--- flow/run.sh ---
#!/bin/bash
# the make line also repeats each setting of config.mk as NAME=value (left out here)
make -C /OpenROAD-flow-scripts/flow DESIGN_CONFIG=/design/flow/config.mk WORK_HOME=/design/flow/orfs CLKGATE_MAP_FILE= finish
--- flow/config.mk ---
export PLATFORM = sky130hd
export DESIGN_NAME = rgb2hsv
export DESIGN_NICKNAME = rgb2hsv
export VERILOG_FILES = /design/flow/design.v
export SDC_FILE = /design/flow/constraint.sdc
export NUM_CORES = 4
export LEC_CHECK = 0
export ABC_AREA = 1
export CAP_MARGIN = 20
export CORE_MARGIN = 2
export CORE_UTILIZATION = 72
export CTS_CLUSTER_DIAMETER = 340
export CTS_CLUSTER_SIZE = 22
export HOLD_SLACK_MARGIN = 0.29
export SLEW_MARGIN = 20
--- flow/constraint.sdc ---
create_clock -name core_clock -period 53.9 [get_ports {clock}]
set_input_delay 10.7800 -clock core_clock [delete_from_list [all_inputs] [get_ports {clock}]]
set_output_delay 10.7800 -clock core_clock [all_outputs]
set_load 0.01 [all_outputs]
--- flow/design.v ---
module rgb2hsv(
        input clock,
        input reset_n,
        input in_valid,
        input [7:0] in_red,
        input [7:0] in_green,
        input [7:0] in_blue,
        input in_visual,
        input in_done,
        output out_valid,
        output [7:0] out_red,
        output [7:0] out_green,
        output [7:0] out_blue,
        output [7:0] out_hue,
        output [7:0] out_saturation,
        output [7:0] out_brightness,
        output out_visual,
        output out_done
    );
    reg valid1;
    reg [7:0] red1;
    reg [7:0] green1;
    reg [7:0] blue1;
    reg visual1;
    reg done1;
    reg [7:0] max_value1;
    reg [1:0] max_index1;
    reg [7:0] min_value1;
    reg [1:0] min_index1;
    always @(posedge clock)
    begin
        if (reset_n) begin
            valid1 <= in_valid;
            red1[7:0] <= in_red[7:0];
            green1[7:0] <= in_green[7:0];
            blue1[7:0] <= in_blue[7:0];
            visual1 <= in_visual;
            done1 <= in_done;
            if (in_red >= in_green) begin
                if (in_red >= in_blue) begin
                    max_value1[7:0] <= in_red[7:0];
                    max_index1[1:0] <= 1;
                end
                else begin
                    max_value1[7:0] <= in_blue[7:0];
                    max_index1[1:0] <= 3;
                end
            end
            else begin
                if (in_blue >= in_green) begin
                    max_value1[7:0] <= in_blue[7:0];
                    max_index1[1:0] <= 3;
                end
                else begin
                    max_value1[7:0] <= in_green[7:0];
                    max_index1[1:0] <= 2;
                end
            end
            if (in_red < in_green) begin
                if (in_red < in_blue) begin
                    min_value1[7:0] <= in_red[7:0];
                    min_index1[1:0] <= 1;
                end
                else begin
                    min_value1[7:0] <= in_blue[7:0];
                    min_index1[1:0] <= 3;
                end
            end
            else begin
                if (in_blue < in_green) begin
                    min_value1[7:0] <= in_blue[7:0];
                    min_index1[1:0] <= 3;
                end
                else begin
                    min_value1[7:0] <= in_green[7:0];
                    min_index1[1:0] <= 2;
                end
            end
        end 
        else begin
            valid1 <= 1'b0;
            red1[7:0] <= 8'b0;
            green1[7:0] <= 8'b0;
            blue1[7:0] <= 8'b0;
            visual1 <= 1'b0;
            done1 <= 1'b0;
            max_value1[7:0] <= 8'd0;
            max_index1[1:0] <= 2'd0; 
            min_value1[7:0] <= 8'd0; 
            min_index1[1:0] <= 2'd0;
        end
    end
    reg valid2;
    reg [7:0] red2;
    reg [7:0] green2;
    reg [7:0] blue2;
    reg visual2;
    reg done2;
    reg [7:0] dif2;
    reg [7:0] max_value2;
    reg [1:0] max_index2;
    reg [7:0] min_value2;
    reg [1:0] min_index2;
    always @(posedge clock)
    begin
        if (reset_n) begin
            valid2 <= valid1;
            red2[7:0] <= red1[7:0];
            green2[7:0] <= green1[7:0];
            blue2[7:0] <= blue1[7:0];
            visual2 <= visual1;
            done2 <= done1;
            dif2[7:0] <= max_value1[7:0] - min_value1[7:0];
            max_value2[7:0] <= max_value1[7:0];
            max_index2[1:0] <= max_index1[1:0];
            min_value2[7:0] <= min_value1[7:0];
            min_index2[1:0] <= min_index1[1:0];
        end 
        else begin
            valid2 <= 1'b0;
            red2[7:0] <= 8'b0;
            green2[7:0] <= 8'b0;
            blue2[7:0] <= 8'b0;
            visual2 <= 1'b0;
            done2 <= 1'b0;
            dif2[7:0] <= 8'd0;
            max_value2[7:0] <= 8'd0;
            max_index2[1:0] <= 2'd0;
            min_value2[7:0] <= 8'd0; 
            min_index2[1:0] <= 2'd0;
        end
    end
    reg valid3;
    reg [7:0] red3;
    reg [7:0] green3;
    reg [7:0] blue3;
    reg visual3;
    reg done3;
    reg [11:0] hue3;
    reg [7:0] dif3;
    reg [7:0] max_value3;
    reg [1:0] max_index3;
    reg [7:0] min_value3;
    reg [1:0] min_index3;
    always @(posedge clock)
    begin
        if (reset_n) begin
            valid3 <= valid2;
            red3[7:0] <= red2[7:0];
            green3[7:0] <= green2[7:0];
            blue3[7:0] <= blue2[7:0];
            visual3 <= visual2;
            done3 <= done2;
            dif3[7:0] <= dif2[7:0];
            max_value3[7:0] <= max_value2[7:0];
            max_index3[1:0] <= max_index2[1:0];
            min_value3[7:0] <= min_value2[7:0];
            min_index3[1:0] <= min_index2[1:0];
            if (dif2 > 0) begin
                if (max_index2 == 1) begin
                    if (green2 < blue2) begin
                        hue3[11:0] <= ((blue2 - green2) << 4);
                    end
                    else begin
                        hue3[11:0] <= ((green2 - blue2) << 4);
                    end
                end
                if (max_index2 == 2) begin
                    if (blue2 < red2) begin
                        hue3[11:0] <= ((red2 - blue2) << 4);
                    end
                    else begin
                        hue3[11:0] <= ((blue2 - red2) << 4);
                    end
                end
                if (max_index2 == 3) begin
                    if (red2 < green2) begin
                        hue3[11:0] <= ((green2 - red2) << 4);
                    end
                    else begin
                        hue3[11:0] <= ((red2 - green2) << 4);
                    end
                end
            end
            else begin
                hue3[11:0] <= 12'd0;             
            end
        end
        else begin
            valid3 <= 1'b0;
            red3[7:0] <= 8'b0;
            green3[7:0] <= 8'b0;
            blue3[7:0] <= 8'b0;
            visual3 <= 1'b0;
            done3 <= 1'b0;
            hue3[11:0] <= 12'd0;
            dif3[7:0] <= 8'd0;
            max_value3[7:0] <= 8'd0;
            max_index3[1:0] <= 2'd0;
            min_value3[7:0] <= 8'd0;
            min_index3[1:0] <= 2'd0;
        end
    end
    reg valid4;
    reg [7:0] red4;
    reg [7:0] green4;
    reg [7:0] blue4;
    reg visual4;
    reg done4;
    reg [11:0] hue4;
    reg [7:0] dif4;
    reg [7:0] max_value4;
    reg [1:0] max_index4;
    always @(posedge clock)
    begin
        if (reset_n) begin
            valid4 <= valid3;
            red4[7:0] <= red3[7:0];
            green4[7:0] <= green3[7:0];
            blue4[7:0] <= blue3[7:0];
            visual4 <= visual3;
            done4 <= done3;          
            dif4[7:0] <= dif3[7:0];
            max_value4[7:0] <= max_value3[7:0];
            max_index4 <= max_index3;
            hue4[11:0] <= (hue3 / dif3);
        end
        else begin
            valid4 <= 1'b0;
            red4[7:0] <= 8'b0;
            green4[7:0] <= 8'b0;
            blue4[7:0] <= 8'b0;
            visual4 <= 1'b0;
            done4 <= 1'b0;
            hue4[11:0] <= 12'd0;
            dif4[7:0] <= 8'd0;
            max_value4 <= 8'd0;
            max_index4[1:0] <= 2'd0;
        end
    end
    reg valid5;
    reg [7:0] red5;
    reg [7:0] green5;
    reg [7:0] blue5;
    reg visual5;
    reg done5;
    reg [11:0] hue5;
    reg [7:0] dif5;
    reg [7:0] max_value5;
    always @(posedge clock)
    begin
        if (reset_n) begin
            valid5 <= valid4;
            red5[7:0] <= red4[7:0];
            green5[7:0] <= green4[7:0];
            blue5[7:0] <= blue4[7:0];
            visual5 <= visual4;
            done5 <= done4;
            dif5[7:0] <= dif4[7:0];
            max_value5[7:0] <= max_value4[7:0];
            if (dif4 > 0) begin
                if (max_index4 == 1) begin
                    if (green4 < blue4) begin
                        hue5[11:0] <= 96 - hue4;
                    end
                    else begin
                        hue5[11:0] <= 0 + hue4;
                    end
                end
                if (max_index4 == 2) begin
                    if (blue4 < red4) begin
                        hue5[11:0] <= 32 - hue4;
                    end
                    else begin
                        hue5[11:0] <= 32 + hue4;
                    end
                end
                if (max_index4 == 3) begin
                    if (red4 < green4) begin
                        hue5[11:0] <= 64 - hue4;
                    end
                    else begin
                        hue5[11:0] <= 64 + hue4;
                    end
                end
            end
            else begin
                hue5[11:0] <= 12'd0;             
            end
        end
        else begin
            valid5 <= 1'b0;
            red5[7:0] <= 8'b0;
            green5[7:0] <= 8'b0;
            blue5[7:0] <= 8'b0;
            visual5 <= 1'b0;
            done5 <= 1'b0;
            dif5[7:0] <= 8'd0;
            max_value5[7:0] <= 8'd0;
            hue5[11:0] <= 12'd0;
        end
    end
    reg valid;
    reg [7:0] red;
    reg [7:0] green;
    reg [7:0] blue;
    reg visual;
    reg done;
    reg [18:0] hue;
    reg [7:0] saturation;
    reg [7:0] max_value;
    always @(posedge clock)
    begin
        if (reset_n) begin
            valid <= valid5;
            red[7:0] <= red5[7:0];
            green[7:0] <= green5[7:0];
            blue[7:0] <= blue5[7:0];
            visual <= visual5;
            done <= done5;
            max_value[7:0] <= max_value5[7:0];
            hue[18:0] <= (85 * hue5);
            if (max_value5 == 0) begin
                saturation[7:0] <= 8'd0;
            end
            else begin
                saturation[7:0] <= 255 * dif5 / max_value5;
            end
        end
        else begin 
            valid <= 1'b0;
            red[7:0] <= 8'b0;
            green[7:0] <= 8'b0;
            blue[7:0] <= 8'b0;
            visual <= 1'b0;
            done <= 1'b0;
            max_value[7:0] <= 8'd0;
            hue[18:0] <= 19'd0;
            saturation [7:0] <= 8'd0;
        end
    end
    assign out_valid = valid;
    assign out_red[7:0] = red[7:0];
    assign out_green[7:0] = green[7:0];  
    assign out_blue[7:0] = blue[7:0];
    assign out_hue[7:0] = hue[12:5];
    assign out_saturation[7:0] = saturation[7:0];
    assign out_brightness[7:0] = max_value[7:0];
    assign out_visual = visual;
    assign out_done = done;
endmodule
==> notes.md, run 1 <==
run metrics: Cell Type Count 85, largest area contributor in the netlist dfxtp_1, Post-Synth AOI/OAI Area 0.136, Post-Place Cells 8,082, global route overflow 2,454, Final HPWL DP 101 mm, # hold bufs at CTS 0, Failed at global routing (5_1_grt), number of cells in Yosys stat 6,529, Initial Util 0.729, Die Ht 248 um, Synth top cell by count nand2_1, Basic Gates by Area 0.379, Main area contributors dfxtp_1, ha_1, nand2_1, EDFF count, synth 0, Seq/Total Area, Yosys 0.142, Avg Cell Area, Syn 6.59 um^2, asr flop ratio synth 0, Top cell area share 0.142, Adder Area Share 0.154, Port-buffer cells 79, total CTS buffers 17, Core ar. 59,000 um^2, #FFs+latches synth 306, pre-CTS setup slack -3260 ps, clock root buffer clkbuf_16, Log Error [ERROR GRT-0232] Routing congestion too high. Check the congestion heatmap in the GUI., H-tree depth 1, cell count after synthesis 6,529, Die ar. 61,700 um^2, Die Wd 248 um, Max clock buf depth 3, Mux area share 0.000931, status aborted with a tool error, TritonCTS Sinks 306, comb area leader simple AND/OR/NAND/NOR gates, main flop type dfxtp_1, num rows 89, GRT Total Usage 0.963, Final Wtd Congestion 1.08, synthesized cell area 43,000 um^2, Yosys chip area 43,000 um^2, Commonest cells post-synth nand2_1, inv_1, ha_1, Post-Synth XOR/XNOR Area 0.0534, num ports 80, Synth warnings 1
==> timing repair <==
| action | in CTS |
|---|---|
| endpoints found under the setup margin | 3 |
| setup buffers | 266 |
| gates cloned | 7 |
| endpoints found under the hold margin | 0 |
| resized | 156 |
| pin swaps | 234 |
==> per-stage QoR <==
stage / TNS (ps) / cell area (um^2)
4_1_cts: -608 / 53900
3_5_place_dp: -5160 / 50700
3_3_place_gp: -157 / 50700
2_1_floorplan: -15180 / 44000
==> per-layer routing <==
metal  global-route usage  overflow
met1                0.917       191
met2                 1.10      1526
met3                0.860       173
met4                 1.01       545
met5                0.724        19
==> run 2: changes to the inputs <==
- CTS_CLUSTER_DIAMETER: 340 -> unset
- CTS_CLUSTER_SIZE: 22 -> 99
- HOLD_SLACK_MARGIN: 0.29 -> unset
- PLACE_DENSITY: unset -> 0.42
- TNS_END_PERCENT: unset -> 20
- clock period: 53.9 -> 53.0 ns (I/O delays scaled with it)
==> notes.md, run 2 <==
run metrics: Commonest cells post-synth nand2_1, inv_1, ha_1, Die Wd 248 um, status aborted with a tool error, synthesized cell area 43,000 um^2, EDFF count, synth 0, Final Wtd Congestion 1.00, Log Error [ERROR DPL-0033] detailed placement checks failed during check placement., Port-buffer cells 79, Adder Area Share 0.154, number of cells in Yosys stat 6,529, Cell Type Count 85, Seq/Total Area, Yosys 0.142, comb area leader simple AND/OR/NAND/NOR gates, Synth warnings 1, Top cell area share 0.142, pre-CTS setup slack -7620 ps, Post-Synth XOR/XNOR Area 0.0534, Initial Util 0.729, Failed at clock tree synthesis (4_1_cts), cell count after synthesis 6,529, Yosys chip area 43,000 um^2, Core ar. 59,000 um^2, asr flop ratio synth 0, main flop type dfxtp_1, largest area contributor in the netlist dfxtp_1, num rows 89, Avg Cell Area, Syn 6.59 um^2, Final HPWL DP 120 mm, #FFs+latches synth 306, Mux area share 0.000931, Die ar. 61,700 um^2, Post-Synth AOI/OAI Area 0.136, Synth top cell by count nand2_1, Die Ht 248 um, num ports 80, Main area contributors dfxtp_1, ha_1, nand2_1, Basic Gates by Area 0.379, Post-Place Cells 8,652
[run 2: metrics by stage]
step	area (um^2)	hold slack, ps
2_1_floorplan	43400	390
3_3_place_gp	54500	393
3_5_place_dp	54500	399
==> run 3: changes to the inputs <==
- ABC_AREA: 1 -> unset
- CORE_ASPECT_RATIO: unset -> 1.16
- CORE_UTILIZATION: 72 -> 40
- CTS_CLUSTER_SIZE: 99 -> 35
- GPL_ROUTABILITY_DRIVEN: unset -> 1
- MIN_ROUTING_LAYER: unset -> met2
- PLACE_DENSITY: 0.42 -> unset
- PLACE_DENSITY_LB_ADDON: unset -> 0.05
- SLEW_MARGIN: 20 -> 40
- TNS_END_PERCENT: 20 -> 60
- clock period: 53.0 -> 80.0 ns (I/O delays scaled with it)
==> notes.md, run 3 <==
yosys + openroad results -> Final ANT Viol Nets 0, First-pass DRT Iterations 10, Period minus WS final 74,650 ps, EDFF count, synth 0, period utilization 0.933, Synth warnings 1, Post-Synth XOR/XNOR Area 0.0497, Die Wd 283 um, Final Wtd Congestion 0.977, Startpoint Class flip-flop, Vias/cell 8.09, Max transition margin 0.399, Hold Path Sink max_value4[1], final cell count without fillers 6,065, number of remaining DRC errors 0, Die ar. 93,000 um^2, Post-Place Cells 5,954, first-pass GRT wire length 185 mm, Main area contributors dfxtp_1, ha_1, nor2_1, crit path max fanout 16, Cell Area, Placed 39,000 um^2, Yosys chip area 36,200 um^2, num rows 118, CP Capture Type flip-flop, number of cells in Yosys stat 4,675, Critical Path Stages 382, Die Ht 328 um, final net count 5,369, CP Capture Point saturation[0], Seq/Total Area, Yosys 0.169, Worst Skew 55.8 ps, CP Data Required Time 80,440 ps, stage-log warning count 65, critical path class flip-flop to flip-flop, Final HPWL DP 89.8 mm, Layout fillers 9,212, Setup Viol. Count Final 0, max cap viols 0, Avg Cell Area, Syn 7.75 um^2, vias 49,100, CP max stage delay 660 ps, pre-CTS setup slack -689 ps, CP top delay family AND-OR/OR-AND gates, Core ar. 89,500 um^2, clock root buffer clkbuf_16, Synth top cell by count ha_1, Mux area share 0.0420, final slew viol count 0, asr flop ratio synth 0, post-route setup slack 5350 ps, main flop type dfxtp_1, GRT Total Usage 0.372, initial antenna violation count 0, Adder Area Share 0.182, worst hold start max_value3[1], vias in the first global route 51,700, largest area contributor in the netlist dfxtp_1, CTS clock-pin slew for the worst setup and hold paths 90 ps, FF-to-FF Start max_value5[0], cell count after synthesis 4,675, Basic Gates by Area 0.265, CP startpoint max_value5[0], Top cell area share 0.169, Max clock buf depth 3, drt total wl 118 mm, worst hold path type flip-flop to flip-flop, Crit path top cell by count o21a_1, TritonCTS clock tree done, status finished clean, clk latency late pin 610 ps, num ports 80, TritonCTS Sinks 306, cell area after layout 41,300 um^2, total CTS buffers 36, Least-Margin Pin Slew 893 ps, starting DRC count in detailed routing 7,690, Register-to-Register Path Depth 382, H-tree depth 2, global route overflow 0, Post-Synth AOI/OAI Area 0.250, Hold Crit Depth 1, Crit-path slowest cell or4_4, WHS 411 ps, Buf/Inv on CP 26, #FFs+latches synth 306, comb area leader simple AND/OR/NAND/NOR gates, Achievable Freq 0.0134 GHz, final hold viol count 0, synthesized cell area 36,200 um^2, Cell Type Count 141, R2R setup slack 5350 ps, r2r endpoint saturation[0], largest net degree at the start of global routing 88, Worst Path Arrival 75,090 ps, WL per Instance 19.5 um, Port-buffer cells 79, area grow syn2layout 13.9%, Commonest cells post-synth ha_1, nor2_1, nand2_1, Initial Util 0.405
run 3: final cells by class:
cell class / count / area, um^2 / share of cell area
Timing Repair Buffer: 237 / 1990 / 0.0482
Inverter: 268 / 1010 / 0.0244
Antenna cell: 2 / 5.00 / 0.000121
Tap cell: 1200 / 1500 / 0.0364
Clock inverter: 17 / 226 / 0.00549
Clock buffer: 46 / 988 / 0.0240
Sequential cell: 306 / 6130 / 0.149
Multi-Input combinational cell: 3989 / 29400 / 0.713
run 3: timing repair:
action / CTS / global route
hold buffers: 0 / 0
cloned: 0 / 2
endpoints found under the hold margin: 0 / 0
resized: 11 / 139
setup endpoints to repair: 1 / 3
setup buffers: 3 / 40
pin swaps: 2 / 31
run 3: layer usage:
| metal | GRT usage | vias up | part of all wire |
|---|---|---|---|
| li1 | - | 17300 | - |
| met1 | - | 17500 | 0 |
| met2 | 0.462 | 13000 | 0.52 |
| met3 | 0.484 | 1223 | 0.39 |
| met4 | 0.0558 | 31 | 0.081 |
| met5 | 0.0893 | - | 0.0061 |
run 3: through the flow:
stage          setup TNS [ps]   util
2_1_floorplan               0      -
3_3_place_gp                0  0.435
3_5_place_dp             -689  0.435
4_1_cts                     0  0.450
5_1_grt                  -311  0.461
6_report                    0  0.461
==> run 4: changes to the inputs <==
- ABC_AREA: unset -> 1
- CAP_MARGIN: 20 -> 40
- CORE_ASPECT_RATIO: 1.16 -> unset
- CORE_UTILIZATION: 40 -> 70
- CTS_CLUSTER_DIAMETER: unset -> 340
- CTS_CLUSTER_SIZE: 35 -> 22
- GPL_ROUTABILITY_DRIVEN: 1 -> unset
- MIN_ROUTING_LAYER: met2 -> unset
- PLACE_DENSITY_LB_ADDON: 0.05 -> unset
- SLEW_MARGIN: 40 -> 20
- TNS_END_PERCENT: 60 -> unset
- clock period: 80.0 -> 53.3 ns (I/O delays scaled with it)
==> notes.md, run 4 <==
run metrics: Die Wd 252 um, synthesized cell area 43,000 um^2, Post-Synth AOI/OAI Area 0.136, Yosys chip area 43,000 um^2, Cell Type Count 85, Final Wtd Congestion 1.07, global route overflow 42, Cell Area, Placed 53,100 um^2, Main area contributors dfxtp_1, ha_1, nand2_1, Commonest cells post-synth nand2_1, inv_1, ha_1, total CTS buffers 17, Die Ht 252 um, clock root buffer clkbuf_16, pre-CTS setup slack -4180 ps, GRT Total Usage 0.746, Post-Synth XOR/XNOR Area 0.0534, cell count after synthesis 6,529, Core ar. 60,600 um^2, Adder Area Share 0.154, #FFs+latches synth 306, status aborted with a tool error, Avg Cell Area, Syn 6.59 um^2, Die ar. 63,400 um^2, Max clock buf depth 3, Seq/Total Area, Yosys 0.142, Final HPWL DP 108 mm, main flop type dfxtp_1, TritonCTS Sinks 306, Port-buffer cells 79, Failed at global routing (5_1_grt), Initial Util 0.710, Synth warnings 1, number of cells in Yosys stat 6,529, asr flop ratio synth 0, Mux area share 0.000931, num ports 80, H-tree depth 1, Basic Gates by Area 0.379, Synth top cell by count nand2_1, num rows 90, Top cell area share 0.142, EDFF count, synth 0, Log Error [ERROR GRT-0116] Global routing finished with congestion. Check the congestion regions in the DRC Viewer., comb area leader simple AND/OR/NAND/NOR gates, Post-Place Cells 8,412, largest area contributor in the netlist dfxtp_1
[run 4: repair_timing]
| action | in CTS |
|---|---|
| pin swaps | 239 |
| gates cloned | 7 |
| endpoints found under the setup margin | 3 |
| buffers inserted | 266 |
| gates resized | 163 |
| hold endpoints to repair | 0 |
| hold buffers | 0 |
[run 4: per-layer routing]
metal | GRT usage | overflow
met1 | 0.727 | 2
met2 | 0.923 | 13
met3 | 0.602 | 5
met4 | 0.725 | 22
met5 | 0.417 | 0
==> run 5: changes to the inputs <==
- CAP_MARGIN: 40 -> 0
- CELL_PAD_IN_SITES_DETAIL_PLACEMENT: unset -> 0
- CELL_PAD_IN_SITES_GLOBAL_PLACEMENT: unset -> 1
- CORE_ASPECT_RATIO: unset -> 1.85
- CORE_MARGIN: 2 -> 7
- CORE_UTILIZATION: 70 -> 61
- CTS_CLUSTER_DIAMETER: 340 -> 341
- CTS_CLUSTER_SIZE: 22 -> unset
- MIN_ROUTING_LAYER: unset -> met1
- PLACE_DENSITY: unset -> 0.58
- SLEW_MARGIN: 20 -> 40
- clock period: 53.3 -> 65.1 ns (I/O delays scaled with it)
==> notes.md, run 5 <==
yosys + openroad results -> FF-to-FF Start dif5[6], Synth top cell by count nand2_1, total CTS buffers 30, Vias/cell 5.46, Core ar. 69,900 um^2, comb area leader simple AND/OR/NAND/NOR gates, Worst Skew 20.9 ps, CP top delay family AND-OR/OR-AND gates, period utilization 0.931, Least-Margin Pin Slew 782 ps, Final Wtd Congestion 1.01, final net count 7,308, WHS 409 ps, Avg Cell Area, Syn 6.59 um^2, final slew viol count 0, crit path max fanout 12, CP Data Required Time 65,560 ps, worst hold start max_value2[3], Die Ht 375 um, largest area contributor in the netlist dfxtp_1, cell count after synthesis 6,529, largest net degree at the start of global routing 91, Yosys chip area 43,000 um^2, Worst Path Arrival 61,050 ps, main flop type dfxtp_1, TritonCTS clock tree done, global route overflow 0, max cap viols 0, Post-Synth AOI/OAI Area 0.136, status finished clean, worst hold path type flip-flop to flip-flop, post-route setup slack 4510 ps, Cell Type Count 85, Max transition margin 0.479, Port-buffer cells 79, First-pass DRT Iterations 6, Final ANT Viol Nets 0, # hold bufs at CTS 0, critical path class flip-flop to flip-flop, number of cells in Yosys stat 6,529, initial antenna violation count 0, H-tree depth 1, first-pass GRT wire length 197 mm, Synth warnings 1, clk latency late pin 600 ps, Startpoint Class flip-flop, Max clock buf depth 3, setup tns final 0 ps, R2R setup slack 4510 ps, Seq/Total Area, Yosys 0.142, num ports 80, Final HPWL DP 101 mm, fin util 0.680, Main area contributors dfxtp_1, ha_1, nand2_1, r2r endpoint saturation[0], vias 42,300, area grow syn2layout 10.5%, Buf/Inv on CP 88, GRT Total Usage 0.300, clock root buffer clkbuf_16, starting DRC count in detailed routing 1,888, Commonest cells post-synth nand2_1, inv_1, ha_1, EDFF count, synth 0, Post-Synth XOR/XNOR Area 0.0534, CTS clock-pin slew for the worst setup and hold paths 80 ps, CP startpoint dif5[6], number of remaining DRC errors 0, #FFs+latches synth 306, Period minus WS final 60,590 ps, Crit-path slowest cell fa_1, Adder Area Share 0.154, synthesized cell area 43,000 um^2, vias in the first global route 41,800, Crit path top cell by count nand2_1, Critical Path Stages 447, asr flop ratio synth 0, antenna cells 0, stage-log warning count 69, Hold Crit Depth 2, TritonCTS Sinks 306, Top cell area share 0.142, Die Wd 209 um, CP Capture Point saturation[0], Setup Viol. Count Final 0, num rows 132, Hold Path Sink max_value3[3], WL per Instance 16.0 um, Basic Gates by Area 0.379, Die ar. 78,500 um^2, pre-CTS setup slack -1920 ps, CP max stage delay 600 ps, Mux area share 0.000931, Achievable Freq 0.0165 GHz, Register-to-Register Path Depth 447, drt total wl 124 mm, Initial Util 0.616, final hold viol count 0, CP Capture Type flip-flop
==> run 5: metrics by stage <==
step	instance area (um^2)	instances
3_3_place_gp	44900	7554
3_5_place_dp	44900	7555
4_1_cts	46100	7624
5_1_grt	47500	7738
6_report	47500	7738
2_1_floorplan	43100	6544
==> run 5: cell type report <==
cell class	count	area (um^2)
multi-input cells	4885	31800
clock inverters	16	234
flip-flops and latches	306	6130
well taps	938	1170
inverters	1248	4880
fillers	6643	22300
clock buffers	39	815
repair buffers	302	2500
repair inverters	4	22.5
==> run 5: per-layer routing <==
layer | up-vias | wire length [um] | global-route usage
met5 | - | 0 | 0
met4 | 0 | 10000 | 0.211
met3 | 524 | 3060 | 0.0201
met2 | 1007 | 69400 | 0.626
met1 | 19400 | 41500 | 0.262
li1 | 21400 | - | -
==> run 5: timing repair <==
item	CTS	global route
pin swaps	7	108
cloned	1	7
gates resized	10	158
setup buffers	13	107
setup endpoints to repair	2	4
==> run 6: changes to the inputs <==
- CAP_MARGIN: 0 -> 20
- CELL_PAD_IN_SITES_DETAIL_PLACEMENT: 0 -> unset
- CELL_PAD_IN_SITES_GLOBAL_PLACEMENT: 1 -> unset
- CORE_ASPECT_RATIO: 1.85 -> unset
- CORE_MARGIN: 7 -> 2
- CORE_UTILIZATION: 61 -> 66
- CTS_CLUSTER_DIAMETER: 341 -> 232
- HOLD_SLACK_MARGIN: unset -> -0.09
- MAX_ROUTING_LAYER: unset -> met4
- MIN_ROUTING_LAYER: met1 -> unset
- PLACE_DENSITY: 0.58 -> unset
- SLEW_MARGIN: 40 -> 20
- TNS_END_PERCENT: unset -> 5
- clock period: 65.1 -> 66.3 ns (I/O delays scaled with it)
==> notes.md, run 6 <==
yosys + openroad results -> global route overflow 0, Final HPWL DP 87.6 mm, Cell Area, Placed 44,600 um^2, Least-Margin Pin Slew 1040 ps, drt total wl 112 mm, r2r endpoint saturation[0], clock root buffer clkbuf_16, Commonest cells post-synth nand2_1, inv_1, ha_1, total CTS buffers 35, setup tns final 0 ps, final slew viol count 0, Achievable Freq 0.0160 GHz, vias in the first global route 38,900, Buf/Inv on CP 90, Crit path top cell by count nand2_1, worst hold start green1[2], num rows 93, Core ar. 64,500 um^2, first-pass GRT wire length 181 mm, stage-log warning count 69, worst hold path type flip-flop to flip-flop, number of remaining DRC errors 0, asr flop ratio synth 0, Die Ht 259 um, H-tree depth 2, CP Capture Type flip-flop, EDFF count, synth 0, Startpoint Class flip-flop, status finished clean, Die ar. 67,200 um^2, cell area after layout 47,200 um^2, Hold Crit Depth 2, comb area leader simple AND/OR/NAND/NOR gates, First-pass DRT Iterations 6, Synth top cell by count nand2_1, Yosys chip area 43,000 um^2, Seq/Total Area, Yosys 0.142, GRT Total Usage 0.329, WL per Instance 14.7 um, Register Area 6130 um^2, period utilization 0.940, Avg Cell Area, Syn 6.59 um^2, CP max stage delay 620 ps, Post-Synth AOI/OAI Area 0.136, crit path max fanout 27, Register-to-Register Path Depth 442, Main area contributors dfxtp_1, ha_1, nand2_1, Setup Viol. Count Final 0, num ports 80, Die Wd 259 um, Adder Area Share 0.154, Crit-path slowest cell fa_2, cell count after synthesis 6,529, final net count 7,278, Max clock buf depth 3, area grow syn2layout 9.71%, Period minus WS final 62,330 ps, largest area contributor in the netlist dfxtp_1, vias 41,700, largest net degree at the start of global routing 106, FF-to-FF Start dif5[6], Initial Util 0.667, TritonCTS clock tree done, synthesized cell area 43,000 um^2, antenna cells 0, Mux area share 0.000931, Top cell area share 0.142, Critical Path Stages 442, Synth warnings 1, Worst Path Arrival 62,740 ps, WHS 376 ps, CP top delay family AND-OR/OR-AND gates, Worst Skew 42.7 ps, main flop type dfxtp_1, number of cells in Yosys stat 6,529, clk latency late pin 570 ps, max cap viols 0, Final ANT Viol Nets 0, critical path class flip-flop to flip-flop, R2R setup slack 3970 ps, CP Capture Point saturation[0], CTS clock-pin slew for the worst setup and hold paths 80 ps, starting DRC count in detailed routing 2,620, Post-Synth XOR/XNOR Area 0.0534, Final Wtd Congestion 1.03, Hold Path Sink green2[2], Combinational Area 31,700 um^2, Cell Type Count 85, Port-buffer cells 79, #FFs+latches synth 306, Vias/cell 5.47, Basic Gates by Area 0.379, CP startpoint dif5[6], Layout fillers 5,500, final hold viol count 0, TritonCTS Sinks 306, initial antenna violation count 1, CP Data Required Time 66,710 ps, Max transition margin 0.306
run 6: cell type report:
class / instances / share of cell area
repair buffers: 268 / 0.0476
flip-flops and latches: 306 / 0.130
repair inverters: 2 / 0.000212
well taps: 855 / 0.0227
clock buffers: 44 / 0.0204
multi-input cells: 4886 / 0.672
inverters: 1248 / 0.103
clock inverters: 18 / 0.00408
run 6: stage by stage:
stage          setup WS (ps)  cells  utilization
6_report                3970   7627        0.732
5_1_grt                -1240   7627        0.732
4_1_cts                 25.8   7526        0.712
3_5_place_dp           -1820   7454        0.692
3_3_place_gp             967   7454        0.692
2_1_floorplan            232   6544            -
run 6: what timing repair did:
item	in CTS	in global routing
pin swaps	8	98
buffers inserted	9	96
hold buffers	0	0
gates cloned	1	5
gates resized	10	156
endpoints found under the setup margin	2	4
run 6: layer usage:
metal / global-route usage / share of wire / up-vias / routed length [um]
li1: - / - / 21400 / -
met5: - / 0 / - / 0
met2: 0.599 / 0.50 / 1086 / 56400
met4: 0.107 / 0.033 / 0 / 3650
met1: 0.381 / 0.42 / 19000 / 47200
met3: 0.0258 / 0.044 / 287 / 4880
==> run 7: changes to the inputs <==
- CORE_UTILIZATION: 66 -> 68
- CTS_CLUSTER_DIAMETER: 232 -> 209
- CTS_CLUSTER_SIZE: unset -> 22
- HOLD_SLACK_MARGIN: -0.09 -> unset
- MAX_ROUTING_LAYER: met4 -> unset
- clock period: 66.3 -> 51.7 ns (I/O delays scaled with it)
==> notes.md, run 7 <==
run metrics: Cell Type Count 85, Final Wtd Congestion 1.00, Avg Cell Area, Syn 6.59 um^2, Post-Synth XOR/XNOR Area 0.0534, Max clock buf depth 3, status aborted with a tool error, Adder Area Share 0.154, EDFF count, synth 0, Synth warnings 1, Seq/Total Area, Yosys 0.142, Yosys chip area 43,000 um^2, synthesized cell area 43,000 um^2, main flop type dfxtp_1, Die ar. 65,300 um^2, Basic Gates by Area 0.379, # hold bufs at CTS 0, Top cell area share 0.142, global route overflow 8,458, Core ar. 62,900 um^2, Main area contributors dfxtp_1, ha_1, nand2_1, Failed at global routing (5_1_grt), largest area contributor in the netlist dfxtp_1, number of cells in Yosys stat 6,529, Port-buffer cells 79, cell count after synthesis 6,529, Mux area share 0.000931, num ports 80, comb area leader simple AND/OR/NAND/NOR gates, H-tree depth 1, Post-Synth AOI/OAI Area 0.136, Commonest cells post-synth nand2_1, inv_1, ha_1, GRT Total Usage 1.12, Log Error [ERROR GRT-0232] Routing congestion too high. Check the congestion heatmap in the GUI., Die Ht 255 um, Initial Util 0.684, clock root buffer clkbuf_16, Final HPWL DP 112 mm, asr flop ratio synth 0, num rows 92, TritonCTS Sinks 306, Die Wd 255 um, #FFs+latches synth 306, total CTS buffers 18, Synth top cell by count nand2_1
==> run 7: repair_timing <==
| item | in CTS |
|---|---|
| setup buffers | 193 |
| setup endpoints to repair | 4 |
| pin swaps | 211 |
| gates cloned | 4 |
| resized | 179 |
==> run 7: stage by stage <==
stage	area [um^2]	setup TNS, ps	instances	setup slack (ps)
2_1_floorplan	43400	-31930	6544	-10320
3_3_place_gp	55100	-5090	8795	-3110
3_5_place_dp	55100	-19510	8795	-7460
4_1_cts	57700	-8980	9013	-4480
==> run 7: layer usage <==
metal | track usage | GRT overflow
met1 | 0.960 | 341
met2 | 1.48 | 6474
met3 | 0.896 | 265
met4 | 1.19 | 1366
met5 | 0.768 | 12
==> run 8: changes to the inputs <==
- ABC_AREA: 1 -> unset
- CORE_UTILIZATION: 68 -> 65
- CTS_CLUSTER_DIAMETER: 209 -> unset
- CTS_CLUSTER_SIZE: 22 -> unset
- MAX_ROUTING_LAYER: unset -> met4
- TNS_END_PERCENT: 5 -> unset
- clock period: 51.7 -> 71.7 ns (I/O delays scaled with it)
==> notes.md, run 8 <==
yosys + openroad results -> status finished clean, Max transition margin 0.367, Synth warnings 1, post-route setup slack 1770 ps, drt total wl 107 mm, GRT Total Usage 0.362, max cap viols 0, Startpoint Class flip-flop, Die Wd 240 um, Core ar. 55,100 um^2, #FFs+latches synth 306, Max clock buf depth 3, Adder Area Share 0.182, Register-to-Register Path Depth 370, Die Ht 240 um, largest area contributor in the netlist dfxtp_1, Crit-path slowest cell or4_4, vias 36,400, vias in the first global route 34,000, Layout fillers 4,156, Hold Crit Depth 1, Worst Skew 26.6 ps, met3 WL 6.89 mm, final net count 5,467, worst hold path type flip-flop to flip-flop, number of remaining DRC errors 0, Synth top cell by count ha_1, pre-CTS setup slack -1320 ps, crit path max fanout 17, Top cell area share 0.169, stage-log warning count 68, Final HPWL DP 79.1 mm, Yosys chip area 36,200 um^2, Commonest cells post-synth ha_1, nor2_1, nand2_1, clock root buffer clkbuf_16, Cell Type Count 141, Mux area share 0.0420, cell area after layout 42,200 um^2, worst hold start visual3, r2r endpoint saturation[0], setup tns final 0 ps, main flop type dfxtp_1, starting DRC count in detailed routing 2,721, Critical Path Stages 370, R2R setup slack 1770 ps, period utilization 0.975, Setup Viol. Count Final 0, Worst Path Arrival 70,350 ps, Buf/Inv on CP 21, CP top delay family AND-OR/OR-AND gates, asr flop ratio synth 0, CP startpoint max_value5[6], Seq/Total Area, Yosys 0.169, # hold bufs at CTS 0, Basic Gates by Area 0.265, Crit path top cell by count o21a_1, CTS clock-pin slew for the worst setup and hold paths 70 ps, global route overflow 0, RSZ-0062 raised after global routing true, Port-buffer cells 79, Avg Cell Area, Syn 7.75 um^2, Hold Path Sink visual4, Achievable Freq 0.0143 GHz, comb area leader simple AND/OR/NAND/NOR gates, total CTS buffers 35, cell count after synthesis 4,675, num ports 80, Die ar. 57,600 um^2, Final Wtd Congestion 1.03, clk latency late pin 570 ps, final slew viol count 0, Initial Util 0.658, Final ANT Viol Nets 0, Cell Area, Placed 39,100 um^2, DRT met1 WL 45.5 mm, TritonCTS clock tree done, Post-Synth XOR/XNOR Area 0.0497, CP Capture Point saturation[0], CP max stage delay 640 ps, First-pass DRT Iterations 8, largest net degree at the start of global routing 90, area grow syn2layout 16.4%, Main area contributors dfxtp_1, ha_1, nor2_1, critical path class flip-flop to flip-flop, top layer in use met4, FF-to-FF Start max_value5[6], CP Capture Type flip-flop, WL per Instance 18.7 um, initial antenna violation count 1, final hold viol count 0, CP Data Required Time 72,120 ps, EDFF count, synth 0, H-tree depth 2, wire length on met2 50.3 mm, first-pass GRT wire length 168 mm, Post-Synth AOI/OAI Area 0.250, number of cells in Yosys stat 4,675, Register Area 6130 um^2, Vias/cell 6.38, Period minus WS final 69,930 ps, synthesized cell area 36,200 um^2, Combinational Area 30,200 um^2, TritonCTS Sinks 306, num rows 86, Least-Margin Pin Slew 940 ps
[run 8: layer usage]
layer / global-route usage / vias to the layer above
met5: - / -
met4: 0.127 / 0
met3: 0.0483 / 301
met2: 0.609 / 1319
met1: 0.445 / 17000
li1: - / 17700
[run 8: cell type report]
type | instances | share of cell area
clock buffer | 45 | 0.0228
timing repair buffer | 336 | 0.0652
inverter | 268 | 0.0240
clock inverter | 16 | 0.00463
tap | 748 | 0.0222
sequential | 306 | 0.145
antenna | 1 | 0.0000593
multi-input combinational | 3989 | 0.716
[run 8: repair_timing]
action	4_1_cts	5_1_grt
endpoints found under the setup margin	1	3
buffers inserted	10	105
gates cloned	0	1
gates resized	11	188
pin swaps	7	149
[run 8: stage by stage]
stage          std cells   util  hold WS [ps]
2_1_floorplan       4690      -           412
4_1_cts             5602  0.734           428
5_1_grt             5709  0.765           440
6_report            5709  0.765           428
3_5_place_dp        5531  0.710           417
3_3_place_gp        5531  0.710           412
==> run 9: changes to the inputs <==
- CORE_ASPECT_RATIO: unset -> 1.16
- CORE_UTILIZATION: 65 -> 40
- CTS_CLUSTER_SIZE: unset -> 95
- GPL_ROUTABILITY_DRIVEN: unset -> 0
- MAX_ROUTING_LAYER: met4 -> unset
- MIN_ROUTING_LAYER: unset -> met2
- PLACE_DENSITY_LB_ADDON: unset -> 0.05
- SLEW_MARGIN: 20 -> 40
- clock period: 71.7 -> 80.0 ns (I/O delays scaled with it)
==> notes.md, run 9 <==
yosys + openroad results -> status finished clean, Yosys chip area 36,200 um^2, Synth warnings 1, CTS clock-pin slew for the worst setup and hold paths 90 ps, Crit path top cell by count o21a_1, num rows 118, Least-Margin Pin Slew 1210 ps, Hold Crit Depth 1, Combinational Area 29,400 um^2, number of cells in Yosys stat 4,675, CP Data Required Time 80,410 ps, vias in the first global route 51,300, Register-to-Register Path Depth 373, largest area contributor in the netlist dfxtp_1, Die ar. 93,000 um^2, gr busiest metal met2, Layout fillers 9,142, FF-to-FF Start max_value5[6], Synth top cell by count ha_1, Adder Area Share 0.182, Worst Skew 48.5 ps, First-pass DRT Iterations 14, Post-Synth AOI/OAI Area 0.250, cell count after synthesis 4,675, worst hold path type flip-flop to flip-flop, first-pass GRT wire length 179 mm, Setup Viol. Count Final 0, synthesized cell area 36,200 um^2, Avg Cell Area, Syn 7.75 um^2, H-tree depth 2, area grow syn2layout 14.0%, Main area contributors dfxtp_1, ha_1, nor2_1, TritonCTS clock tree done, R2R setup slack 5590 ps, Crit-path slowest cell or4_4, CP startpoint max_value5[6], fin util 0.462, asr flop ratio synth 0, Top cell area share 0.169, max cap viols 0, Startpoint Class flip-flop, CP top delay family AND-OR/OR-AND gates, WHS 396 ps, Worst Path Arrival 74,810 ps, Period minus WS final 74,410 ps, Critical Path Stages 373, Die Ht 328 um, vias 49,000, post-route setup slack 5590 ps, final cell count without fillers 6,067, final hold viol count 0, # hold bufs at CTS 0, Buf/Inv on CP 19, clock root buffer clkbuf_16, number of remaining DRC errors 0, Port-buffer cells 79, Final HPWL DP 86.1 mm, num ports 80, Post-Synth XOR/XNOR Area 0.0497, EDFF count, synth 0, Max transition margin 0.186, Basic Gates by Area 0.265, Max clock buf depth 3, Die Wd 283 um, period utilization 0.930, pre-CTS setup slack -1200 ps, Seq/Total Area, Yosys 0.169, comb area leader simple AND/OR/NAND/NOR gates, global route overflow 0, Initial Util 0.405, largest net degree at the start of global routing 95, r2r endpoint saturation[0], clk latency late pin 610 ps, GRT Total Usage 0.355, starting DRC count in detailed routing 8,066, #FFs+latches synth 306, met3 Use GR 0.452, final slew viol count 0, total CTS buffers 39, CP Capture Point saturation[0], Achievable Freq 0.0134 GHz, CP Capture Type flip-flop, final net count 5,365, initial antenna violation count 0, met2 GRT Util 0.453, stage-log warning count 65, Post-Place Cells 5,940, Final ANT Viol Nets 0, Vias/cell 8.07, Hold Path Sink red4[1], WL per Instance 18.7 um, grt met1 use 0, critical path class flip-flop to flip-flop, TritonCTS Sinks 306, Commonest cells post-synth ha_1, nor2_1, nand2_1, Core ar. 89,500 um^2, worst hold start red3[1], crit path max fanout 16, Register Area 6130 um^2, drt total wl 114 mm, CP max stage delay 680 ps, Cell Type Count 141, main flop type dfxtp_1, Mux area share 0.0420
==> run 9: metal layers <==
layer | routed length (um) | vias up
met4 | 10300 | 21
met5 | 448 | -
met3 | 43400 | 1319
met1 | 0 | 17500
li1 | - | 17300
met2 | 59500 | 12800
==> run 9: repair_timing <==
item	4_1_cts	5_1_grt
endpoints found under the setup margin	1	3
buffers inserted	4	48
cloned	0	1
pin swaps	2	19
resized	9	129
==> run 9: final cells by class <==
| class | instances | share of cell area |
|---|---|---|
| timing repair buffer | 231 | 0.0473 |
| clock buffer | 53 | 0.0269 |
| antenna | 3 | 0.000182 |
| inverter | 268 | 0.0244 |
| tap | 1200 | 0.0364 |
| clock inverter | 18 | 0.00503 |
| sequential | 306 | 0.148 |
| multi-input combinational | 3988 | 0.711 |
==> run 9: per-stage QoR <==
step / setup TNS (ps) / cell area, um^2
after floorplan: 0 / 36300
after global placement: 0 / 38800
after detailed placement: -1200 / 38900
after CTS: 0 / 40200
after global routing: -317 / 41300
final: 0 / 41300
==> run 10: changes to the inputs <==
- ABC_AREA: unset -> 0
- CELL_PAD_IN_SITES_GLOBAL_PLACEMENT: unset -> 3
- CORE_ASPECT_RATIO: 1.16 -> 0.53
- CORE_UTILIZATION: 40 -> 33
- CTS_CLUSTER_SIZE: 95 -> unset
- GPL_ROUTABILITY_DRIVEN: 0 -> unset
- GPL_TIMING_DRIVEN: unset -> 1
- MIN_ROUTING_LAYER: met2 -> unset
- PLACE_DENSITY: unset -> 0.47
- PLACE_DENSITY_LB_ADDON: 0.05 -> unset
- clock period: 80.0 -> 90.8 ns (I/O delays scaled with it)
==> notes.md, run 10 <==
yosys + openroad results -> Die Ht 245 um, setup tns final 0 ps, Register-to-Register Path Depth 376, final slew viol count 0, vias in the first global route 31,400, CP Data Required Time 91,200 ps, Max transition margin 0.381, status finished clean, R2R setup slack 6830 ps, vias 34,300, CTS clock-pin slew for the worst setup and hold paths 60 ps, Layout fillers 11,400, num ports 80, final hold viol count 0, Top cell area share 0.169, TritonCTS clock tree done, asr flop ratio synth 0, Crit path top cell by count o21a_1, met2 GRT Util 0.248, #FFs+latches synth 306, Avg Cell Area, Syn 7.75 um^2, WL per Instance 20.5 um, First-pass DRT Iterations 6, comb area leader simple AND/OR/NAND/NOR gates, WHS 425 ps, Yosys chip area 36,200 um^2, Final HPWL DP 104 mm, area grow syn2layout 11.6%, CP top delay family AND-OR/OR-AND gates, Synth top cell by count ha_1, Worst Skew 23.0 ps, number of cells in Yosys stat 4,675, Adder Area Share 0.182, CP max stage delay 710 ps, Period minus WS final 83,970 ps, GRT Total Usage 0.221, Crit-path slowest cell or4_4, Final ANT Viol Nets 0, Hold Path Sink max_index2[1], Seq/Total Area, Yosys 0.169, Basic Gates by Area 0.265, max cap viols 0, Port-buffer cells 79, gr busiest metal met1, Commonest cells post-synth ha_1, nor2_1, nand2_1, final net count 5,277, number of remaining DRC errors 0, Max clock buf depth 3, period utilization 0.925, Worst Path Arrival 84,370 ps, critical path class flip-flop to flip-flop, Critical Path Stages 376, global route overflow 0, Initial Util 0.333, Vias/cell 5.52, total CTS buffers 36, first-pass GRT wire length 196 mm, largest area contributor in the netlist dfxtp_1, Least-Margin Pin Slew 915 ps, Synth warnings 1, largest net degree at the start of global routing 84, Post-Synth XOR/XNOR Area 0.0497, H-tree depth 2, EDFF count, synth 0, Cell Type Count 141, Startpoint Class flip-flop, Die Wd 459 um, Hold Crit Depth 1, Setup Viol. Count Final 0, starting DRC count in detailed routing 2,851, FF-to-FF Start max_value5[0], Die ar. 113,000 um^2, CP startpoint max_value5[0], Post-Synth AOI/OAI Area 0.250, drt total wl 127 mm, CP Capture Type flip-flop, grt met1 use 0.404, Final Wtd Congestion 0.844, clock root buffer clkbuf_16, CP Capture Point saturation[0], worst hold path type flip-flop to flip-flop, crit path max fanout 19, met3 Use GR 0.0319, r2r endpoint saturation[0], initial antenna violation count 4, main flop type dfxtp_1, Main area contributors dfxtp_1, ha_1, nor2_1, Mux area share 0.0420, Achievable Freq 0.0119 GHz, num rows 88, stage-log warning count 67, clk latency late pin 570 ps, Core ar. 109,000 um^2, TritonCTS Sinks 306, synthesized cell area 36,200 um^2, Buf/Inv on CP 18, cell count after synthesis 4,675, worst hold start max_index1[1]
run 10: area by class of cell:
cell class / instances / area [um^2] / area share
antenna: 2 / 5.00 / 0.000124
clock buffer: 50 / 1030 / 0.0256
clock inverter: 13 / 145 / 0.00359
inverter: 268 / 1010 / 0.0250
multi-input combinational: 3989 / 29000 / 0.717
sequential: 306 / 6130 / 0.152
tap: 1440 / 1800 / 0.0446
timing repair buffer: 145 / 1310 / 0.0325
run 10: stage by stage:
step	setup slack, ps	utilization	instance area (um^2)	cells
2_1_floorplan	11640	-	36300	4690
3_3_place_gp	2460	0.356	38700	6125
3_5_place_dp	624	0.356	38800	6125
4_1_cts	240	0.367	39900	6188
5_1_grt	-86.8	0.372	40400	6211
6_report	6830	0.372	40400	6213
run 10: repair_timing:
| action | CTS | global route |
|---|---|---|
| resized | 0 | 59 |
| endpoints found under the setup margin | 0 | 3 |
| hold endpoints to repair | 0 | 0 |
| buffers inserted | 0 | 22 |
| hold buffers | 0 | 0 |
run 10: routing by layer:
metal	vias to the layer above	wire length [um]
li1	17400	-
met1	16000	79400
met2	813	39700
met3	71	7020
met4	2	1120
met5	-	10
==> run 11: changes to the inputs <==
- ABC_AREA: 0 -> 1
- CAP_MARGIN: 20 -> 35
- CELL_PAD_IN_SITES_GLOBAL_PLACEMENT: 3 -> unset
- CORE_ASPECT_RATIO: 0.53 -> unset
- CORE_UTILIZATION: 33 -> 69
- CTS_CLUSTER_SIZE: unset -> 32
- GPL_TIMING_DRIVEN: 1 -> unset
- MAX_ROUTING_LAYER: unset -> met4
- PLACE_DENSITY: 0.47 -> 0.62
- SETUP_SLACK_MARGIN: unset -> -2.0
- SLEW_MARGIN: 40 -> 20
- clock period: 90.8 -> 52.8 ns (I/O delays scaled with it)
==> notes.md, run 11 <==
run metrics: Post-Synth XOR/XNOR Area 0.0534, num ports 80, Commonest cells post-synth nand2_1, inv_1, ha_1, clock root buffer clkbuf_16, Yosys chip area 43,000 um^2, Seq/Total Area, Yosys 0.142, Log Error [ERROR GRT-0116] Global routing finished with congestion. Check the congestion regions in the DRC Viewer., pre-CTS setup slack -6740 ps, Final Wtd Congestion 1.01, number of cells in Yosys stat 6,529, global route overflow 237, comb area leader simple AND/OR/NAND/NOR gates, GRT Total Usage 0.797, Post-Synth AOI/OAI Area 0.136, Adder Area Share 0.154, Die Wd 254 um, TritonCTS Sinks 306, Max clock buf depth 3, Port-buffer cells 79, main flop type dfxtp_1, asr flop ratio synth 0, Avg Cell Area, Syn 6.59 um^2, Core ar. 61,700 um^2, Failed at global routing (5_1_grt), Main area contributors dfxtp_1, ha_1, nand2_1, Die Ht 254 um, largest area contributor in the netlist dfxtp_1, H-tree depth 2, Top cell area share 0.142, Initial Util 0.697, Final HPWL DP 114 mm, #FFs+latches synth 306, Basic Gates by Area 0.379, total CTS buffers 34, cell count after synthesis 6,529, Synth warnings 1, Mux area share 0.000931, num rows 91, Die ar. 64,300 um^2, Synth top cell by count nand2_1, synthesized cell area 43,000 um^2, Cell Type Count 85, status aborted with a tool error, EDFF count, synth 0
run 11: metal layers:
metal	GRT usage	overflow
met4	0.791	81
met3	0.646	11
met1	0.764	6
met2	0.956	139
met5	-	-
run 11: what timing repair did:
item / 4_1_cts
setup buffers: 215
hold buffers: 0
pin swaps: 206
resized: 130
setup endpoints to repair: 3
gates cloned: 5
run 11: stage by stage:
step	area, um^2	util	instances	hold WS [ps]	TNS (ps)
4_1_cts	58100	0.942	8988	413	-6530
2_1_floorplan	43800	-	6544	390	-21440
3_3_place_gp	54800	0.889	8709	392	-1720
3_5_place_dp	54800	0.889	8709	398	-16360
==> run 12: changes to the inputs <==
- CAP_MARGIN: 35 -> 20
- CORE_UTILIZATION: 69 -> 37
- CTS_CLUSTER_DIAMETER: unset -> 391
- CTS_CLUSTER_SIZE: 32 -> 24
- MAX_ROUTING_LAYER: met4 -> unset
- PLACE_DENSITY: 0.62 -> unset
- SETUP_SLACK_MARGIN: -2.0 -> unset
- SLEW_MARGIN: 20 -> 25
- clock period: 52.8 -> 80.0 ns (I/O delays scaled with it)
==> notes.md, run 12 <==
yosys + openroad results -> setup tns final 0 ps, CTS clock-pin slew for the worst setup and hold paths 120 ps, num rows 125, Post-Synth XOR/XNOR Area 0.0534, Crit-path slowest cell fa_1, final slew viol count 0, Die ar. 119,000 um^2, Worst Skew 33.5 ps, status finished clean, starting DRC count in detailed routing 2,230, EDFF count, synth 0, Vias/cell 4.91, RSZ-0062 raised after global routing false, CP Capture Type flip-flop, Initial Util 0.372, stage-log warning count 67, Synth warnings 1, Die Wd 345 um, num ports 80, FF-to-FF Start dif5[5], Final HPWL DP 88.7 mm, Combinational Area 31,300 um^2, CP Capture Point saturation[0], initial antenna violation count 0, vias 39,700, wire length on met2 51.2 mm, Max transition margin 0.273, total CTS buffers 16, Cell Type Count 85, period utilization 0.896, final hold viol count 0, Critical Path Stages 449, CP Data Required Time 80,420 ps, Basic Gates by Area 0.379, Top cell area share 0.142, final net count 7,086, critical path class flip-flop to flip-flop, global route overflow 0, Achievable Freq 0.0140 GHz, max cap viols 0, asr flop ratio synth 0, Post-Synth AOI/OAI Area 0.136, largest area contributor in the netlist dfxtp_1, Setup Viol. Count Final 0, drt total wl 109 mm, Period minus WS final 71,680 ps, Core ar. 116,000 um^2, antenna cells 0, top layer in use met4, worst hold start max_value2[1], worst hold path type flip-flop to flip-flop, comb area leader simple AND/OR/NAND/NOR gates, Least-Margin Pin Slew 1090 ps, Register Area 6130 um^2, CP top delay family AND-OR/OR-AND gates, clk latency late pin 540 ps, TritonCTS Sinks 306, GRT Total Usage 0.179, Seq/Total Area, Yosys 0.142, r2r endpoint saturation[0], met3 WL 3.56 mm, # hold bufs at CTS 0, Crit path top cell by count inv_1, R2R setup slack 8320 ps, vias in the first global route 37,300, area grow syn2layout 5.85%, CP max stage delay 670 ps, CP startpoint dif5[5], number of remaining DRC errors 0, crit path max fanout 25, Yosys chip area 43,000 um^2, Layout fillers 12,400, cell count after synthesis 6,529, Adder Area Share 0.154, Final Wtd Congestion 0.922, Worst Path Arrival 72,100 ps, DRT met1 WL 52.4 mm, WL per Instance 13.5 um, Max clock buf depth 3, Register-to-Register Path Depth 449, Die Ht 345 um, Startpoint Class flip-flop, TritonCTS clock tree done, Hold Path Sink max_value3[1], Commonest cells post-synth nand2_1, inv_1, ha_1, #FFs+latches synth 306, clock root buffer clkbuf_16, synthesized cell area 43,000 um^2, Final ANT Viol Nets 0, H-tree depth 1, Port-buffer cells 79, First-pass DRT Iterations 6, Buf/Inv on CP 83, number of cells in Yosys stat 6,529, main flop type dfxtp_1, largest net degree at the start of global routing 196, Synth top cell by count nand2_1, Hold Crit Depth 2, first-pass GRT wire length 180 mm, Mux area share 0.000931, Main area contributors dfxtp_1, ha_1, nand2_1, Avg Cell Area, Syn 6.59 um^2
run 12: routing by layer:
metal,up-vias,global-route usage
met3,111,0.0123
li1,20900,-
met5,-,0
met4,0,0.0323
met2,611,0.313
met1,18000,0.242
run 12: layout make-up:
class                   count  area share
clock buffers              16     0.00879
clock inverters             2    0.000550
inverters                1248       0.107
multi-input cells        4889       0.687
flip-flops and latches    306       0.135
well taps                1524      0.0419
repair buffers             94      0.0202
run 12: timing repair:
action | CTS | global route
setup endpoints to repair | 0 | 3
resized | 0 | 19
setup buffers | 0 | 3
run 12: per-stage QoR:
stage	instances	utilization	hold slack [ps]	setup slack (ps)	instance area, um^2
global route	8079	0.393	413	93.1	45500
CTS	8069	0.392	404	4180	45400
finish	8079	0.393	407	8320	45500
global placement	8051	0.388	393	7100	44900
detailed placement	8051	0.388	395	4340	44900
floorplan	6544	-	390	13930	43100
==> run 13: changes to the inputs <==
- CORE_UTILIZATION: 37 -> 72
- CTS_CLUSTER_DIAMETER: 391 -> unset
- CTS_CLUSTER_SIZE: 24 -> unset
- PLACE_DENSITY: unset -> 0.42
- SLEW_MARGIN: 25 -> 20
- clock period: 80.0 -> 76.4 ns (I/O delays scaled with it)
==> notes.md, run 13 <==
yosys + openroad results -> status finished clean, Least-Margin Pin Slew 1030 ps, synthesized cell area 43,000 um^2, First-pass DRT Iterations 6, Initial Util 0.729, critical path class flip-flop to flip-flop, CP max stage delay 670 ps, Core ar. 59,000 um^2, Avg Cell Area, Syn 6.59 um^2, Register Area 6130 um^2, Max clock buf depth 3, Yosys chip area 43,000 um^2, Hold Crit Depth 2, cell count after synthesis 6,529, # hold bufs at CTS 0, Main area contributors dfxtp_1, ha_1, nand2_1, WL per Instance 14.7 um, largest net degree at the start of global routing 115, number of cells in Yosys stat 6,529, vias in the first global route 38,700, Post-Place Cells 7,300, fin util 0.775, num ports 80, TritonCTS clock tree done, max cap viols 0, Cell Type Count 85, Crit path top cell by count inv_1, GRT Total Usage 0.336, Startpoint Class flip-flop, pre-CTS setup slack 946 ps, asr flop ratio synth 0, Adder Area Share 0.154, Top cell area share 0.142, worst hold path type flip-flop to flip-flop, CP Capture Type flip-flop, final net count 7,151, drt total wl 109 mm, Die Ht 248 um, final slew viol count 0, Die ar. 61,700 um^2, final hold viol count 0, Critical Path Stages 452, initial antenna violation count 0, crit path max fanout 23, Basic Gates by Area 0.379, TritonCTS Sinks 306, Layout fillers 4,711, worst hold start visual2, total CTS buffers 35, Period minus WS final 69,580 ps, num rows 89, CP top delay family AND-OR/OR-AND gates, cell area after layout 45,800 um^2, EDFF count, synth 0, vias 41,200, Hold Path Sink visual3, Final Wtd Congestion 0.951, Synth top cell by count nand2_1, Worst Path Arrival 70,010 ps, global route overflow 0, FF-to-FF Start dif5[5], Cell Area, Placed 44,000 um^2, largest area contributor in the netlist dfxtp_1, CP Capture Point saturation[0], Buf/Inv on CP 83, clock root buffer clkbuf_16, Synth warnings 1, antenna cells 0, Crit-path slowest cell fa_1, Vias/cell 5.56, Final ANT Viol Nets 0, comb area leader simple AND/OR/NAND/NOR gates, post-route setup slack 6820 ps, number of remaining DRC errors 0, #FFs+latches synth 306, CTS clock-pin slew for the worst setup and hold paths 70 ps, final cell count without fillers 7,417, Post-Synth AOI/OAI Area 0.136, Worst Skew 14.9 ps, Port-buffer cells 79, WHS 409 ps, setup tns final 0 ps, Combinational Area 31,400 um^2, Final HPWL DP 85.4 mm, period utilization 0.911, Post-Synth XOR/XNOR Area 0.0534, r2r endpoint saturation[0], Mux area share 0.000931, Achievable Freq 0.0144 GHz, CP startpoint dif5[5], H-tree depth 2, Die Wd 248 um, starting DRC count in detailed routing 2,841, first-pass GRT wire length 179 mm, CP Data Required Time 76,830 ps, Setup Viol. Count Final 0, main flop type dfxtp_1, R2R setup slack 6820 ps, clk latency late pin 580 ps, area grow syn2layout 6.39%, stage-log warning count 69, Max transition margin 0.311, Commonest cells post-synth nand2_1, inv_1, ha_1, Register-to-Register Path Depth 452, Seq/Total Area, Yosys 0.142
run 13: area by class of cell:
type,instances,share of cell area
clock buffer,46,0.0216
clock inverter,15,0.00418
inverter,1248,0.106
multi-input combinational,4890,0.686
sequential,306,0.134
tap,773,0.0211
timing repair buffer,139,0.0275
run 13: metal layers:
layer | part of all wire | GRT usage
met4 | 0.040 | 0.132
met5 | 0 | 0
met1 | 0.42 | 0.402
met2 | 0.49 | 0.616
met3 | 0.049 | 0.0308
run 13: what timing repair did:
item | CTS | global route
buffers inserted | 0 | 48
hold endpoints to repair | 0 | 0
setup endpoints to repair | 0 | 3
gates resized | 0 | 37
==> run 14: changes to the inputs <==
- ABC_AREA: 1 -> unset
- CORE_UTILIZATION: 72 -> 58
- PLACE_DENSITY: 0.42 -> unset
- clock period: 76.4 -> 52.5 ns (I/O delays scaled with it)
==> notes.md, run 14 <==
yosys + openroad results -> status finished with violations, layout check failures negative setup slack, cell area after layout 53,600 um^2, vias in the first global route 43,500, Crit path top cell by count buf_4, Die Wd 254 um, GRT Total Usage 0.403, critical path class flip-flop to flip-flop, Hold Crit Depth 1, final slew viol count 0, Die Ht 254 um, Period minus WS final 71,000 ps, Core ar. 61,700 um^2, drt total wl 150 mm, asr flop ratio synth 0, Worst Path Arrival 71,440 ps, Mux area share 0.0420, Buf/Inv on CP 102, R2R setup slack -18,500 ps, period utilization 1.35, Basic Gates by Area 0.265, global route overflow 0, clk latency late pin 590 ps, comb area leader simple AND/OR/NAND/NOR gates, num ports 80, Initial Util 0.587, Post-Synth XOR/XNOR Area 0.0497, Final Wtd Congestion 0.999, Top cell area share 0.169, main flop type dfxtp_1, stage-log warning count 73, FF-to-FF Start max_value5[0], Hold Path Sink blue4[4], H-tree depth 2, Crit-path slowest cell nor4b_4, Achievable Freq 0.0141 GHz, Critical Path Stages 402, Setup Viol. Count Final 8, EDFF count, synth 0, Max clock buf depth 3, final net count 6,928, Commonest cells post-synth ha_1, nor2_1, nand2_1, starting DRC count in detailed routing 5,181, First-pass DRT Iterations 9, total CTS buffers 35, area grow syn2layout 48.0%, Synth top cell by count ha_1, CTS clock-pin slew for the worst setup and hold paths 80 ps, clock root buffer clkbuf_16, initial antenna violation count 9, Least-Margin Pin Slew 991 ps, CP max stage delay 630 ps, post-route setup slack -18,500 ps, Vias/cell 6.33, Cell Type Count 141, largest area contributor in the netlist dfxtp_1, final hold viol count 0, Yosys chip area 36,200 um^2, Final ANT Viol Nets 0, Layout fillers 3,451, Combinational Area 30,400 um^2, Adder Area Share 0.182, Seq/Total Area, Yosys 0.169, Worst Skew 50.8 ps, pre-CTS setup slack -14,380 ps, Final HPWL DP 91.9 mm, worst hold path type flip-flop to flip-flop, Die ar. 64,500 um^2, CP startpoint max_value5[0], r2r endpoint saturation[0], Port-buffer cells 79, largest net degree at the start of global routing 132, num rows 91, Register Area 6130 um^2, Register-to-Register Path Depth 402, crit path max fanout 7, Post-Synth AOI/OAI Area 0.250, CP Data Required Time 52,930 ps, TritonCTS clock tree done, #FFs+latches synth 306, TritonCTS Sinks 306, number of cells in Yosys stat 4,675, Startpoint Class flip-flop, Max transition margin 0.339, number of remaining DRC errors 0, Synth warnings 1, synthesized cell area 36,200 um^2, Main area contributors dfxtp_1, ha_1, nor2_1, RSZ-0062 raised after global routing true, CP Capture Point saturation[0], Avg Cell Area, Syn 7.75 um^2, vias 46,000, max cap viols 0, cell count after synthesis 4,675, WL per Instance 20.6 um, CP top delay family AND-OR/OR-AND gates, CP Capture Type flip-flop, worst hold start blue3[4], Cell Area, Placed 48,100 um^2, first-pass GRT wire length 214 mm
==> run 14: stage by stage <==
| stage | std cells | TNS, ps | hold WS (ps) | util |
|---|---|---|---|---|
| 6_report | 7262 | -80200 | 411 | 0.869 |
| 5_1_grt | 7261 | -96130 | 422 | 0.869 |
| 4_1_cts | 7164 | -43640 | 407 | 0.849 |
| 3_5_place_dp | 6753 | -52650 | 417 | 0.779 |
| 3_3_place_gp | 6753 | -41580 | 413 | 0.779 |
| 2_1_floorplan | 4690 | -74860 | 412 | - |
==> run 14: cell type report <==
type                       count  share of cell area
inverter                     268              0.0189
clock inverter                20             0.00483
clock buffer                  44              0.0181
timing repair buffer        1798               0.258
multi-input combinational   3988               0.567
tap                          837              0.0195
sequential                   306               0.114
antenna                        1           0.0000467
==> run 14: what timing repair did <==
| action | 4_1_cts | 5_1_grt |
|---|---|---|
| buffers inserted | 347 | 98 |
| pin swaps | 138 | 121 |
| hold buffers | 0 | 0 |
| endpoints found under the hold margin | 0 | 0 |
| resized | 93 | 101 |
| endpoints found under the setup margin | 6 | 8 |
==> run 14: per-layer routing <==
metal,up-vias,track usage,part of all wire
li1,20600,-,-
met1,21100,0.473,0.37
met2,3013,0.691,0.45
met3,1209,0.0793,0.11
met4,10,0.213,0.078
met5,-,0,0.00065
